==> inputs of ember <==
==> flow/design.v <==
`timescale 1ns/10ps
module  CED(
	input  clk,
	input  rst,
	input  enable,
	output reg ird,
	input  [7:0] idata,	
	output reg [13:0] iaddr,
	output reg cwr_mag_0,
	output reg [12:0] cdata_mag_wr0,
	output reg crd_mag_0,
	input  [12:0] cdata_mag_rd0,
	output reg [13:0] caddr_mag_0,
	output reg cwr_ang_0,
	output reg [12:0] cdata_ang_wr0,
	output reg crd_ang_0,
	input  [12:0] cdata_ang_rd0,
	output reg [13:0] caddr_ang_0,
	output reg cwr1,
	output reg [12:0] cdata_wr1,
	output reg crd1,
	input  [12:0] cdata_rd1,
	output reg [13:0] caddr_1,
	output reg cwr2,
	output reg [12:0] cdata_wr2,
	output reg [13:0] caddr_2,
	output reg done
);
reg [5:0] state,next_state,i;
reg [7:0] Grayscale_temp[0:8];
reg signed [12:0] magnitude_L0[0:8];
reg [12:0] angle_L0[0:8];
reg signed [12:0] Gx,Gy,magnitude;
reg signed [12:0] Gx_abs,Gy_abs;
reg [15:0] n,j;
reg [12:0]angle;
reg signed[28:0] Gy_temp,angle_tmp, Gy_temp1;
parameter INIT=5'd0,GRAYSCALE_ADDR=5'd1,WAIT=5'd2,GRAYSCALE_DATA=5'd3,
          LAYER0=5'd4,INIT1=5'd5,LAYER1_ADDR=5'd6,WAIT1=5'd7,LAYER1_DATA=5'd8,
		  LAYER1_DATA1=5'd9,NMS=5'd10,INIT2=5'd11,LAYER2_ADDR=5'd12,
		  WAIT2=5'd13,LAYER2_DATA=5'd14,LAYER2_DATA1=5'd15,HT=5'd16,FINISHED=5'd17;
always @(posedge clk or posedge rst ) begin
  if(rst) state<=INIT;
  else state<=next_state;
end
always @(*) begin
	case (state)
		INIT:begin
		  next_state=(enable)?GRAYSCALE_ADDR:INIT;
		end 
		GRAYSCALE_ADDR:begin
		  next_state=WAIT;
		end
        WAIT:begin
		   next_state=GRAYSCALE_DATA;
		end
        GRAYSCALE_DATA:begin
			next_state=(i>8)?LAYER0:GRAYSCALE_ADDR;  
		end
		LAYER0:begin
		   next_state=(j>15875)?INIT1:GRAYSCALE_ADDR;
		end
        INIT1:begin
          next_state=LAYER1_ADDR;
        end
        LAYER1_ADDR:begin
            next_state=WAIT1;
	    end 
        WAIT1:begin
		   if((n>0&&n<125)||(n%126==0)||(n%126==125)||(n>15750&&n<15875))next_state=LAYER1_DATA1;
		   else next_state=LAYER1_DATA;
		end
		LAYER1_DATA:begin
		  next_state=(i>8)?NMS:LAYER1_ADDR; 
		end
		LAYER1_DATA1:begin
          next_state=LAYER1_ADDR;
		end
        NMS:begin
		  next_state=(n>15875)?INIT2:LAYER1_ADDR;
		end
		INIT2:begin
		  next_state=LAYER2_ADDR;
		end
		LAYER2_ADDR:begin
		  next_state=WAIT2;
		end
		WAIT2:begin
		  if((n>0&&n<125)||(n%126==0)||(n%126==125)||(n>15750&&n<15875))next_state=LAYER2_DATA1;
		  else next_state=LAYER2_DATA;
		end
		LAYER2_DATA:begin
		  next_state=(i>8)?HT:LAYER2_ADDR; 
		end
		LAYER2_DATA1:begin
          next_state=LAYER2_ADDR;
		end
		HT:begin
		  next_state=(n>15875)?FINISHED:LAYER2_ADDR;
		end
		default:begin
		  next_state=state;
		end 
	endcase	
end
always @(posedge clk) begin
		case (state)
		INIT:begin
		  n=0;
		  i=0;
		  j=0;
		  done=0;
		  ird=0;
		  cwr_mag_0=0;
		  cwr_ang_0=0;
		  crd_mag_0=0;
		  crd_ang_0=0;
		  cwr1=0;
		  crd1=0;
		  cwr2=0;
		  angle=0;
		  angle_tmp=0;
		end 
		GRAYSCALE_ADDR:begin
		  ird=1;
		  cwr_ang_0=0;
		  cwr_mag_0=0;
		  if (i==0)iaddr=n;
		  else if(i==1)iaddr=n+1;
		  else if(i==2)iaddr=n+2;
		  else if(i==3)iaddr=n+128;
		  else if(i==4)iaddr=n+129;
		  else if(i==5)iaddr=n+130;
		  else if(i==6)iaddr=n+256;
		  else if(i==7)iaddr=n+257;
		  else iaddr=n+258; 
		end
		WAIT:begin
		  angle=0;
		  angle_tmp=0;
		end
        GRAYSCALE_DATA:begin
		  Grayscale_temp[i]=idata;
		  i=i+1;
		end
		LAYER0:begin
		  i=0;
		  ird=0;
		  cwr_ang_0=1;
		  cwr_mag_0=1;
		  n=(n%128==125)?n+3:n+1;
		  Gx=-(Grayscale_temp[0])+Grayscale_temp[2]-(Grayscale_temp[3]<<1)+
		     (Grayscale_temp[5]<<1)-Grayscale_temp[6]+Grayscale_temp[8];
		  Gy=-Grayscale_temp[0]-(Grayscale_temp[1]<<1)-Grayscale_temp[2]+
		     Grayscale_temp[6]+(Grayscale_temp[7]<<1)+Grayscale_temp[8];
          Gx_abs=(Gx[12]==1)?-Gx:Gx;
          Gy_abs=(Gy[12]==1)?-Gy:Gy;
		  magnitude=Gx_abs+Gy_abs;
          angle_tmp=(Gx!=0)?(Gy<<16)/Gx:Gx;
		  if(angle_tmp<$signed(29'h00006A09) && angle_tmp>$signed(29'h1FFF95F7))begin                         
			if (Gx!=0&&Gy==0)angle=13'h00;
			else if (Gx==0&&Gy!=0)angle=13'h5a;
			else angle=13'h00;
		  end         
		  else if(angle_tmp>$signed(29'h00006A09) && angle_tmp<$signed(29'h00026A09))angle=13'h2d;            
		  else if(angle_tmp>$signed(29'h00026A09) || angle_tmp<$signed(29'h1FFD95F7))angle=13'h5a;            
		  else angle=13'h87;
		  caddr_mag_0=j;
		  cdata_mag_wr0=magnitude;
		  caddr_ang_0=j;
          cdata_ang_wr0=angle;
		  j=j+1;
		end
        INIT1:begin
		  j=0;
		  n=0;
		  i=0;
		  cwr_ang_0=0;
		  cwr_mag_0=0;
        end
		LAYER1_ADDR:begin
		  if ((n>0&&n<125)||(n%126==0)||(n%126==125)||(n>15750&&n<15875)) begin
		    cwr1=0;
			caddr_1=n;
		  end
          else begin
		    crd_ang_0=1;
		    crd_mag_0=1;
			cwr1=0;
			if (i==0)begin
			  caddr_ang_0=j;
			  caddr_mag_0=j;
			end
		    else if(i==1)begin
			  caddr_ang_0=j+1;
			  caddr_mag_0=j+1;
			end
		    else if(i==2)begin
			  caddr_ang_0=j+2;
			  caddr_mag_0=j+2;
			end
		    else if(i==3)begin
			  caddr_ang_0=j+126;
			  caddr_mag_0=j+126;
			end
		    else if(i==4)begin
			  caddr_ang_0=j+127;
			  caddr_mag_0=j+127;
			end
		    else if(i==5)begin
			  caddr_ang_0=j+128;
			  caddr_mag_0=j+128;
			end
		    else if(i==6)begin
			  caddr_ang_0=j+252;
			  caddr_mag_0=j+252;
			end
		    else if(i==7)begin
			  caddr_ang_0=j+253;
			  caddr_mag_0=j+253;
			end
		    else begin
			  caddr_ang_0=j+254;
			  caddr_mag_0=j+254;
			end
		  end
		end
		LAYER1_DATA:begin
		  angle_L0[i]=cdata_ang_rd0;
		  magnitude_L0[i]=cdata_mag_rd0;
		  i=i+1;
		end
		LAYER1_DATA1:begin
          	cwr1=1;
			cdata_wr1=0;
			n=n+1;
		end
		NMS:begin
		  crd_ang_0=0;
		  crd_mag_0=0;
		  cwr1=1;
		  caddr_1=n;
		  if (angle_L0[4]==13'h00) begin
            cdata_wr1=(magnitude_L0[4]>=magnitude_L0[3]
			          &&magnitude_L0[4]>=magnitude_L0[5])?magnitude_L0[4]:0;			
		  end
		  else if (angle_L0[4]==13'h2d) begin
			cdata_wr1=(magnitude_L0[4]>=magnitude_L0[2]
			          &&magnitude_L0[4]>=magnitude_L0[6])?magnitude_L0[4]:0;	
		  end
          else if (angle_L0[4]==13'h5a) begin
			cdata_wr1=(magnitude_L0[4]>=magnitude_L0[1]
			          &&magnitude_L0[4]>=magnitude_L0[7])?magnitude_L0[4]:0;	
		  end
		  else begin
			cdata_wr1=(magnitude_L0[4]>=magnitude_L0[0]
			          &&magnitude_L0[4]>=magnitude_L0[8])?magnitude_L0[4]:0;
		  end
		  j=(j%126==123)?j+3:j+1;
		  n=n+1;
		  i=0;
		end
		INIT2:begin
		  j=0;
		  n=0;
		  i=0;
          cwr1=0;
		end
		LAYER2_ADDR:begin
		  if ((n>0&&n<125)||(n%126==0)||(n%126==125)||(n>15750&&n<15875)) begin
		    cwr2=0;
			caddr_2=n;
		  end
          else begin
            crd1=1;
			cwr2=0;
			if (i==0)caddr_1=j;
		    else if(i==1)caddr_1=j+1;
		    else if(i==2)caddr_1=j+2;
		    else if(i==3)caddr_1=j+126;
		    else if(i==4)caddr_1=j+127;
		    else if(i==5)caddr_1=j+128;
		    else if(i==6)caddr_1=j+252;
		    else if(i==7)caddr_1=j+253;
		    else caddr_1=j+254;
		  end
		end
		LAYER2_DATA:begin
		  magnitude_L0[i]=cdata_rd1;
		  i=i+1;
		end	
		LAYER2_DATA1:begin
          	cwr2=1;
			cdata_wr2=0;
			n=n+1;
		end
		HT:begin
          crd1=0;
		  cwr2=1;
		  caddr_2=n;
          if (magnitude_L0[4]>=13'd100)cdata_wr2=13'd255;
		  else if(magnitude_L0[4]<13'd50)cdata_wr2=13'd0;
		  else begin
			if ((magnitude_L0[0]>=13'd100)||(magnitude_L0[1]>=13'd100)||
			    (magnitude_L0[2]>=13'd100)||(magnitude_L0[3]>=13'd100)||
				(magnitude_L0[5]>=13'd100)||(magnitude_L0[6]>=13'd100)||
				(magnitude_L0[7]>=13'd100)||(magnitude_L0[8]>=13'd100)) begin
				cdata_wr2=13'd255;
			end
			else cdata_wr2=13'd0;
		  end
		  j=(j%126==123)?j+3:j+1;
		  n=n+1;
		  i=0;
		end
		FINISHED:begin
		  done=1;
		end
		default:begin
		end 
	endcase
end
endmodule
==> flow/run.sh <==
#!/bin/bash
# the make line also repeats each setting of config.mk as NAME=value (left out here)
make -C /OpenROAD-flow-scripts/flow DESIGN_CONFIG=/design/flow/config.mk WORK_HOME=/design/flow/orfs CLKGATE_MAP_FILE= finish
==> flow/config.mk <==
export PLATFORM = sky130hd
export DESIGN_NAME = CED
export DESIGN_NICKNAME = CED
export VERILOG_FILES = /design/flow/design.v
export SDC_FILE = /design/flow/constraint.sdc
export NUM_CORES = 4
export LEC_CHECK = 0
export ABC_AREA = 1
export CAP_MARGIN = 0
export CELL_PAD_IN_SITES_DETAIL_PLACEMENT = 2
export CELL_PAD_IN_SITES_GLOBAL_PLACEMENT = 2
export CORE_MARGIN = 4
export CORE_UTILIZATION = 72
export CTS_CLUSTER_SIZE = 62
export GPL_ROUTABILITY_DRIVEN = 1
export GPL_TIMING_DRIVEN = 0
export HOLD_SLACK_MARGIN = 0.08
export MAX_ROUTING_LAYER = met4
export MIN_ROUTING_LAYER = met2
export PLACE_DENSITY_LB_ADDON = 0.18
export SETUP_SLACK_MARGIN = -0.92
export SLEW_MARGIN = 10
export TNS_END_PERCENT = 55
==> flow/constraint.sdc <==
create_clock -name core_clock -period 50.3 [get_ports {clk}]
set_input_delay 10.0600 -clock core_clock [delete_from_list [all_inputs] [get_ports {clk}]]
set_output_delay 10.0600 -clock core_clock [all_outputs]
set_load 0.01 [all_outputs]
==> lagoon (differences from ember) <==
- CELL_PAD_IN_SITES_DETAIL_PLACEMENT: 2 -> unset
- CELL_PAD_IN_SITES_GLOBAL_PLACEMENT: 2 -> unset
- CORE_MARGIN: 4 -> 2
- CTS_CLUSTER_DIAMETER: unset -> 86
- CTS_CLUSTER_SIZE: 62 -> 15
- GPL_ROUTABILITY_DRIVEN: 1 -> unset
- GPL_TIMING_DRIVEN: 0 -> unset
- HOLD_SLACK_MARGIN: 0.08 -> unset
- MAX_ROUTING_LAYER: met4 -> unset
- MIN_ROUTING_LAYER: met2 -> unset
- PLACE_DENSITY: unset -> 0.4
- PLACE_DENSITY_LB_ADDON: 0.18 -> unset
- SETUP_SLACK_MARGIN: -0.92 -> 5.0
- SLEW_MARGIN: 10 -> 20
- TNS_END_PERCENT: 55 -> 5
==> flow/constraint.sdc (replaced) <==
create_clock -name core_clock -period 67.0 [get_ports {clk}]
set_input_delay 13.4000 -clock core_clock [delete_from_list [all_inputs] [get_ports {clk}]]
set_output_delay 13.4000 -clock core_clock [all_outputs]
set_load 0.01 [all_outputs]
==> results <==
                                                                                                          ember                      lagoon
Area of the core                                                                                     0.0703 sq mm                0.0703 sq mm
Number of cells produced by synthesis                                                                        7577                        7577
Overall chip area                                                                                    0.0755 sq mm                0.0733 sq mm
Yosys-reported design area after synthesis                                                           0.0513 sq mm                0.0513 sq mm
Post-synth EDFFs                                                                                              328                         328
Top cell type by total area after synthesis                                                              edfxtp_1                    edfxtp_1
Post-Synth AOI/OAI Area                                                                                     0.157                       0.157
#FFs+latches synth                                                                                            346                         346
Netlist cell types                                                                                             85                          85
Outcome                                                                                    stopped before the end  complete, but fails checks
Failing step                                                  global placement without I/O (3_1_place_gp_skip_io)                           -
Reasons for failing layout checks                                                                               -        negative setup slack
Chip Height                                                                                                275 um                      271 um
Die X                                                                                                      275 um                      271 um
Most frequently used cell type in the post-synthesis netlist                                              nand2_1                     nand2_1
Seq share, synth                                                                                            0.201                       0.201
Count of instantiated cells in the yosys netlist                                                             7577                        7577
Fraction of registers with async set/reset                                                                 0.0520                      0.0520
Num rows                                                                                                       97                          97
Synth Area in Simple Gates                                                                                  0.285                       0.285
